==> 12-24 <==
## eth_rx
module eth_rx (
    input wire i_clk,
    input wire i_reset,
    input wire [31:0] i_xver_rx_data,
    output logic [31:0] m00_axis_tdata,
    output logic [3:0] m00_axis_tkeep,
    output logic m00_axis_tvalid,
    output logic m00_axis_tlast,
    output logic m00_axis_tuser
);
Settings: LEC_CHECK=0, CAP_MARGIN=20, CORE_MARGIN=2, CORE_UTILIZATION=40, SLEW_MARGIN=20; clock period 6.16 ns.
run.sh (not shown) runs the stock make flow with config.mk's settings and CLKGATE_MAP_FILE=.
==> inputs of 02-26, as changes to 12-24 <==
CELL_PAD_IN_SITES_DETAIL_PLACEMENT = 0   (was not set)
CORE_UTILIZATION = 58   (was 40)
GPL_TIMING_DRIVEN = 1   (was not set)
HOLD_SLACK_MARGIN = 0.25   (was not set)
PLACE_DENSITY_LB_ADDON = 0.06   (was not set)
SETUP_SLACK_MARGIN = 1.54   (was not set)
==> flow/constraint.sdc (replaced) <==
create_clock -name core_clock -period 5.76 [get_ports {i_clk}]
set_input_delay 1.1520 -clock core_clock [delete_from_list [all_inputs] [get_ports {i_clk}]]
set_output_delay 1.1520 -clock core_clock [all_outputs]
set_load 0.01 [all_outputs]
==> inputs of 05-05, as changes to 12-24 <==
CORE_UTILIZATION = 70   (was 40)
CTS_CLUSTER_DIAMETER = 339   (was not set)
CTS_CLUSTER_SIZE = 20   (was not set)
MAX_ROUTING_LAYER = met4   (was not set)
PLACE_DENSITY_LB_ADDON = 0.03   (was not set)
SETUP_SLACK_MARGIN = 1.53   (was not set)
==> flow/constraint.sdc (replaced) <==
create_clock -name core_clock -period 5.39 [get_ports {i_clk}]
set_input_delay 1.0780 -clock core_clock [delete_from_list [all_inputs] [get_ports {i_clk}]]
set_output_delay 1.0780 -clock core_clock [all_outputs]
set_load 0.01 [all_outputs]
==> results <==
Share of the core filled with cells in the final layout: 12-24 0.451; 05-05 -; 02-26 0.693
Final Instance Count excl. Fillers: 12-24 5949; 05-05 -; 02-26 5750
Setup TNS: 12-24 0 ns; 05-05 -; 02-26 0 ns
Reported clock group power: 12-24 3.23 mW; 05-05 -; 02-26 3.39 mW
Class of the tightest hold or removal check: 12-24 reg -> reg; 05-05 -; 02-26 reg -> reg
Outcome: 12-24 timing/DRC/antenna clean; 05-05 stopped before the end; 02-26 timing/DRC/antenna clean
Last stage reached: 12-24 -; 05-05 global routing; 02-26 -
Placeable core region: 12-24 91400 µm²; 05-05 52200 µm²; 02-26 63000 µm²
Drt first pass iters: 12-24 10; 05-05 -; 02-26 12
Postcts setup bufs: 12-24 0; 05-05 92; 02-26 92
CP startpoint: 12-24 u_rx.u_rx_crc.crc_reg[2]; 05-05 -; 02-26 u_rx.rx_crc_input_del[2]
Sequential cells: 12-24 431; 05-05 -; 02-26 431
Leading power group: 12-24 combinational cells; 05-05 -; 02-26 combinational cells
Psw: 12-24 4.15 mW; 05-05 -; 02-26 4.45 mW

==> build 15: inputs <==
eth_rx again, from the RTL that the note above started with.
make LEC_CHECK=0 ABC_AREA=1 CAP_MARGIN=20 CORE_ASPECT_RATIO=1.32 CORE_MARGIN=2 CORE_UTILIZATION=72 CTS_CLUSTER_DIAMETER=321 CTS_CLUSTER_SIZE=98 PLACE_DENSITY=0.42 SLEW_MARGIN=20 TNS_END_PERCENT=10 finish   # period 2.78 ns
==> inputs of build 32, as changes to build 15 <==
- ABC_AREA: 1 -> not set
- CORE_ASPECT_RATIO: 1.32 -> not set
- CORE_UTILIZATION: 72 -> 29
- CTS_CLUSTER_DIAMETER: 321 -> not set
- CTS_CLUSTER_SIZE: 98 -> not set
- PLACE_DENSITY: 0.42 -> not set
- TNS_END_PERCENT: 10 -> not set
==> flow/constraint.sdc (replaced) <==
create_clock -name core_clock -period 9.5 [get_ports {i_clk}]
set_input_delay 1.9000 -clock core_clock [delete_from_list [all_inputs] [get_ports {i_clk}]]
set_output_delay 1.9000 -clock core_clock [all_outputs]
set_load 0.01 [all_outputs]
==> inputs of trial 45, as changes to build 15 <==
- ABC_AREA: 1 -> not set
- CELL_PAD_IN_SITES_DETAIL_PLACEMENT: not set -> 0
- CORE_ASPECT_RATIO: 1.32 -> not set
- CTS_CLUSTER_DIAMETER: 321 -> 350
- CTS_CLUSTER_SIZE: 98 -> 20
- GPL_TIMING_DRIVEN: not set -> 1
- MAX_ROUTING_LAYER: not set -> met4
- PLACE_DENSITY: 0.42 -> 0.64
- SETUP_SLACK_MARGIN: not set -> -0.44
- TNS_END_PERCENT: 10 -> not set
==> flow/constraint.sdc (replaced) <==
create_clock -name core_clock -period 4.84 [get_ports {i_clk}]
set_input_delay 0.9680 -clock core_clock [delete_from_list [all_inputs] [get_ports {i_clk}]]
set_output_delay 0.9680 -clock core_clock [all_outputs]
set_load 0.01 [all_outputs]
==> inputs of trial 17, as changes to build 15 <==
- ABC_AREA: 1 -> not set
- CELL_PAD_IN_SITES_DETAIL_PLACEMENT: not set -> 0
- CORE_ASPECT_RATIO: 1.32 -> not set
- CORE_UTILIZATION: 72 -> 47
- CTS_CLUSTER_DIAMETER: 321 -> not set
- CTS_CLUSTER_SIZE: 98 -> not set
- GPL_TIMING_DRIVEN: not set -> 1
- HOLD_SLACK_MARGIN: not set -> 0.25
- PLACE_DENSITY: 0.42 -> not set
- PLACE_DENSITY_LB_ADDON: not set -> 0.06
- TNS_END_PERCENT: 10 -> not set
==> flow/constraint.sdc (replaced) <==
create_clock -name core_clock -period 5.76 [get_ports {i_clk}]
set_input_delay 1.1520 -clock core_clock [delete_from_list [all_inputs] [get_ports {i_clk}]]
set_output_delay 1.1520 -clock core_clock [all_outputs]
set_load 0.01 [all_outputs]
==> out/metrics.yaml <==
status: "failed layout checks"
so_faults: "setup timing"
gp_congestion: 1.188
muxShareOfSynthArea_pct: 12.04
die_y_um: 230.1
ys_sh_xor_pct: 14.69
synth_area_um2: 36820
top_cell: "nor2_1"
fp.dieW_um: 230.1
area_leaders: "dfxtp_1, mux2i_1, xnor2_1"
fin_ws_ns: -1.124
ys_cells: 4754
setup_violations: 29
dieArea_um2: 52960
place_area_um2: 40960
synthDistinctLibCells: 103
initial_utilization_pct: 73.23
ctsResizeCount: 37
yosys.area_share.aoi_pct: 21.51
syn-num-nets: 4826
Source of the figures above: trial 45

==> out/metrics.yaml <==
status: "timing/DRC/antenna clean"
dieArea_um2: 129800
fp.dieW_um: 360.3
setup_violations: 0
gp_congestion: 1.021
place_area_um2: 38990
ctsResizeCount: 0
die_y_um: 360.3
muxShareOfSynthArea_pct: 12.04
synthDistinctLibCells: 103
initial_utilization_pct: 29.28
fin_ws_ns: 2.612
ys_cells: 4754
area_leaders: "dfxtp_1, mux2i_1, xnor2_1"
synth_area_um2: 36820
top_cell: "nor2_1"
syn-num-nets: 4826
endpoint_kind: "flop"
Source of the figures above: build 32

==> out/metrics.yaml <==
status: "timing/DRC/antenna clean"
syn-num-nets: 4826
top_cell: "nor2_1"
ys_cells: 4754
yosys.area_share.aoi_pct: 21.51
dieArea_um2: 80590
place_area_um2: 39460
fp.dieW_um: 283.9
ctsResizeCount: 3
setup_violations: 0
muxShareOfSynthArea_pct: 12.04
ys_sh_xor_pct: 14.69
die_y_um: 283.9
fin_ws_ns: 0.09736
gp_congestion: 1.031
initial_utilization_pct: 47.53
area_leaders: "dfxtp_1, mux2i_1, xnor2_1"
synth_area_um2: 36820
Source of the figures above: trial 17

==> out/metrics.yaml <==
status: "did not finish"
stop_stage: "5_1_grt"
tool.error: "[ERROR GRT-0116] Global routing finished with congestion. Check the congestion regions in the DRC Viewer."
initial_utilization_pct: 72.49
ys_sh_xor_pct: 3.867
area_leaders: "dfxtp_1, nand2_1, nand3_1"
place_area_um2: 45600
yosys.area_share.aoi_pct: 21.25
ctsResizeCount: 456
ys_cells: 6159
fp.dieW_um: 198.6
gp_congestion: 1.277
synthDistinctLibCells: 69
top_cell: "nand2_1"
muxShareOfSynthArea_pct: 0.9738
Source of the figures above: build 15


==> inputs of run B <==
eth_rx again, from the RTL that the note above started with.
export LEC_CHECK = 0
export CAP_MARGIN = 20
export CORE_MARGIN = 2
export CORE_UTILIZATION = 72
export CTS_CLUSTER_SIZE = 20
export HOLD_SLACK_MARGIN = 0.3
export PLACE_DENSITY = 0.66
export SETUP_SLACK_MARGIN = -0.31
export SLEW_MARGIN = 20
create_clock -name core_clock -period 5.05 [get_ports {i_clk}]
==> inputs of run P, as changes to run B <==
--- a/flow/config.mk
+++ b/flow/config.mk
@@ -8,8 +8,4 @@
 export CAP_MARGIN = 20
 export CORE_MARGIN = 2
-export CORE_UTILIZATION = 72
-export CTS_CLUSTER_SIZE = 20
-export HOLD_SLACK_MARGIN = 0.3
-export PLACE_DENSITY = 0.66
-export SETUP_SLACK_MARGIN = -0.31
+export CORE_UTILIZATION = 40
 export SLEW_MARGIN = 20
==> flow/constraint.sdc (replaced) <==
create_clock -name core_clock -period 6.5 [get_ports {i_clk}]
set_input_delay 1.3000 -clock core_clock [delete_from_list [all_inputs] [get_ports {i_clk}]]
set_output_delay 1.3000 -clock core_clock [all_outputs]
set_load 0.01 [all_outputs]
==> deck_impl_summary.md <==
Flow Results at a Glance

Outcome
  – Status: complete, but fails checks
  – Layout check faults: setup timing

Power and ir drop
  – Sw frac: 0.410

Finish
  – Comb area share: 0.629

Final timing
  – Fin worst setup slack: -549 ps
  – Final setup fails: 15

Floorplanning
  – Die Size: 53000 um2
# the run above: run B

==> deck_impl_summary.md <==
Flow Results at a Glance

Power and ir drop
  – Comb pwr share: 0.361
  – Sw frac: 0.391

Synth
  – Distinct lib cells: 103
  – Top cells, area: dfxtp_1 23%, mux2i_1 6.7%, xnor2_1 6.6%

Outcome
  – Status: complete, no violations

Floorplanning
  – Die Size: 94500 um2

Final timing
  – Fin worst setup slack: 348 ps
  – Final setup fails: 0

Finish
  – Clk tree area frac: 0.0466
  – Comb area share: 0.654

Critical path
  – Max stage delay cell, worst path: xnor3_1
# the run above: run P


==> build 55: inputs <==
Starting RTL as in the previous note.
export LEC_CHECK = 0
export ABC_AREA = 1
export CAP_MARGIN = 0
export CELL_PAD_IN_SITES_DETAIL_PLACEMENT = 2
export CORE_MARGIN = 8
export CORE_UTILIZATION = 51
export CTS_CLUSTER_DIAMETER = 175
export GPL_ROUTABILITY_DRIVEN = 0
export GPL_TIMING_DRIVEN = 1
export MAX_ROUTING_LAYER = met5
export MIN_ROUTING_LAYER = met2
export PLACE_DENSITY = 0.52
export SETUP_SLACK_MARGIN = 1.4
export SLEW_MARGIN = 20
export TNS_END_PERCENT = 70
create_clock -name core_clock -period 5.96 [get_ports {i_clk}]
==> trial 27 (differences from build 55) <==
==> flow/config.mk (replaced) <==
export PLATFORM = sky130hd
export DESIGN_NAME = eth_rx
export DESIGN_NICKNAME = eth_rx
export VERILOG_FILES = /design/flow/design.v
export SDC_FILE = /design/flow/constraint.sdc
export NUM_CORES = 4
export LEC_CHECK = 0
export ABC_AREA = 1
export CAP_MARGIN = 20
export CELL_PAD_IN_SITES_DETAIL_PLACEMENT = 0
export CORE_MARGIN = 2
export CORE_UTILIZATION = 68
export CTS_CLUSTER_DIAMETER = 354
export GPL_TIMING_DRIVEN = 1
export HOLD_SLACK_MARGIN = 0.29
export PLACE_DENSITY_LB_ADDON = 0.06
export SLEW_MARGIN = 20
export TNS_END_PERCENT = 5
==> flow/constraint.sdc (replaced) <==
create_clock -name core_clock -period 8.38 [get_ports {i_clk}]
set_input_delay 1.6760 -clock core_clock [delete_from_list [all_inputs] [get_ports {i_clk}]]
set_output_delay 1.6760 -clock core_clock [all_outputs]
set_load 0.01 [all_outputs]
==> trial 42 (differences from build 55) <==
==> flow/config.mk (replaced) <==
export PLATFORM = sky130hd
export DESIGN_NAME = eth_rx
export DESIGN_NICKNAME = eth_rx
export VERILOG_FILES = /design/flow/design.v
export SDC_FILE = /design/flow/constraint.sdc
export NUM_CORES = 4
export LEC_CHECK = 0
export CAP_MARGIN = 20
export CORE_MARGIN = 2
export CORE_UTILIZATION = 72
export CTS_CLUSTER_DIAMETER = 321
export CTS_CLUSTER_SIZE = 98
export SLEW_MARGIN = 20
==> flow/constraint.sdc (replaced) <==
create_clock -name core_clock -period 4.5 [get_ports {i_clk}]
set_input_delay 0.9000 -clock core_clock [delete_from_list [all_inputs] [get_ports {i_clk}]]
set_output_delay 0.9000 -clock core_clock [all_outputs]
set_load 0.01 [all_outputs]
==> trial 35 (differences from build 55) <==
==> flow/config.mk (replaced) <==
export PLATFORM = sky130hd
export DESIGN_NAME = eth_rx
export DESIGN_NICKNAME = eth_rx
export VERILOG_FILES = /design/flow/design.v
export SDC_FILE = /design/flow/constraint.sdc
export NUM_CORES = 4
export LEC_CHECK = 0
export ABC_AREA = 1
export CAP_MARGIN = 20
export CELL_PAD_IN_SITES_DETAIL_PLACEMENT = 0
export CORE_MARGIN = 2
export CORE_UTILIZATION = 58
export CTS_CLUSTER_SIZE = 100
export GPL_TIMING_DRIVEN = 1
export HOLD_SLACK_MARGIN = 0.25
export PLACE_DENSITY_LB_ADDON = 0.06
export SETUP_SLACK_MARGIN = 1.54
export SLEW_MARGIN = 20
==> flow/constraint.sdc (replaced) <==
create_clock -name core_clock -period 5.2 [get_ports {i_clk}]
set_input_delay 1.0400 -clock core_clock [delete_from_list [all_inputs] [get_ports {i_clk}]]
set_output_delay 1.0400 -clock core_clock [all_outputs]
set_load 0.01 [all_outputs]
==> ds_physical_params.txt <==
Implementation parameters

Parameter                              Value

Outcome
  Tool Error    [ERROR GRT-0232] Routing congestion too high. Check the congestion heatmap in the GUI.
  Run status    did not finish
  Stage where the run ended    global routing (5_1_grt)

Synth
  Cell count listed in synth_stat.txt    4754
That was trial 42.
==> ds_physical_params.txt <==
Implementation parameters

Parameter                              Value

Synth
  Cell variety after synth    69
  Total standard cell area after synthesis    roughly 36000 um^2
  Register area share after synthesis    a little under a quarter
  Cell count listed in synth_stat.txt    between 6000 and 7000
  Mux area share    0.974%

Outcome
  Run status    did not finish
  Stage where the run ended    detailed placement (3_5_place_dp)
  Tool Error    [ERROR DPL-0033] detailed placement checks failed during check placement.
That was build 55.
==> ds_physical_params.txt <==
Characteristics after synthesis and place and route

Parameter                              Value

Synth
  Post-Synthesis Mean Instance Area    ~6 um^2
  Area share of and-or/or-and cells after synthesis    a little over a fifth
  Cell count listed in synth_stat.txt    between 6000 and 7000

Setup path
  Endpoint arrival time on the critical path    roughly 5 ns

Floorplanning
  Overall die width    around 250 um

Outcome
  Run status    finished clean
That was trial 35.
==> ds_physical_params.txt <==
Characteristics after synthesis and place and route

Parameter                              Value

Timing
  Final worst clock skew    slightly below 0.06 ns

Outcome
  Run status    finished clean

Clock tree
  Root Buffer Master    clkbuf_16

Cells and area
  Share of the core filled with cells    roughly three quarters
That was trial 27.
Power is estimated from default activity; no workload was simulated.
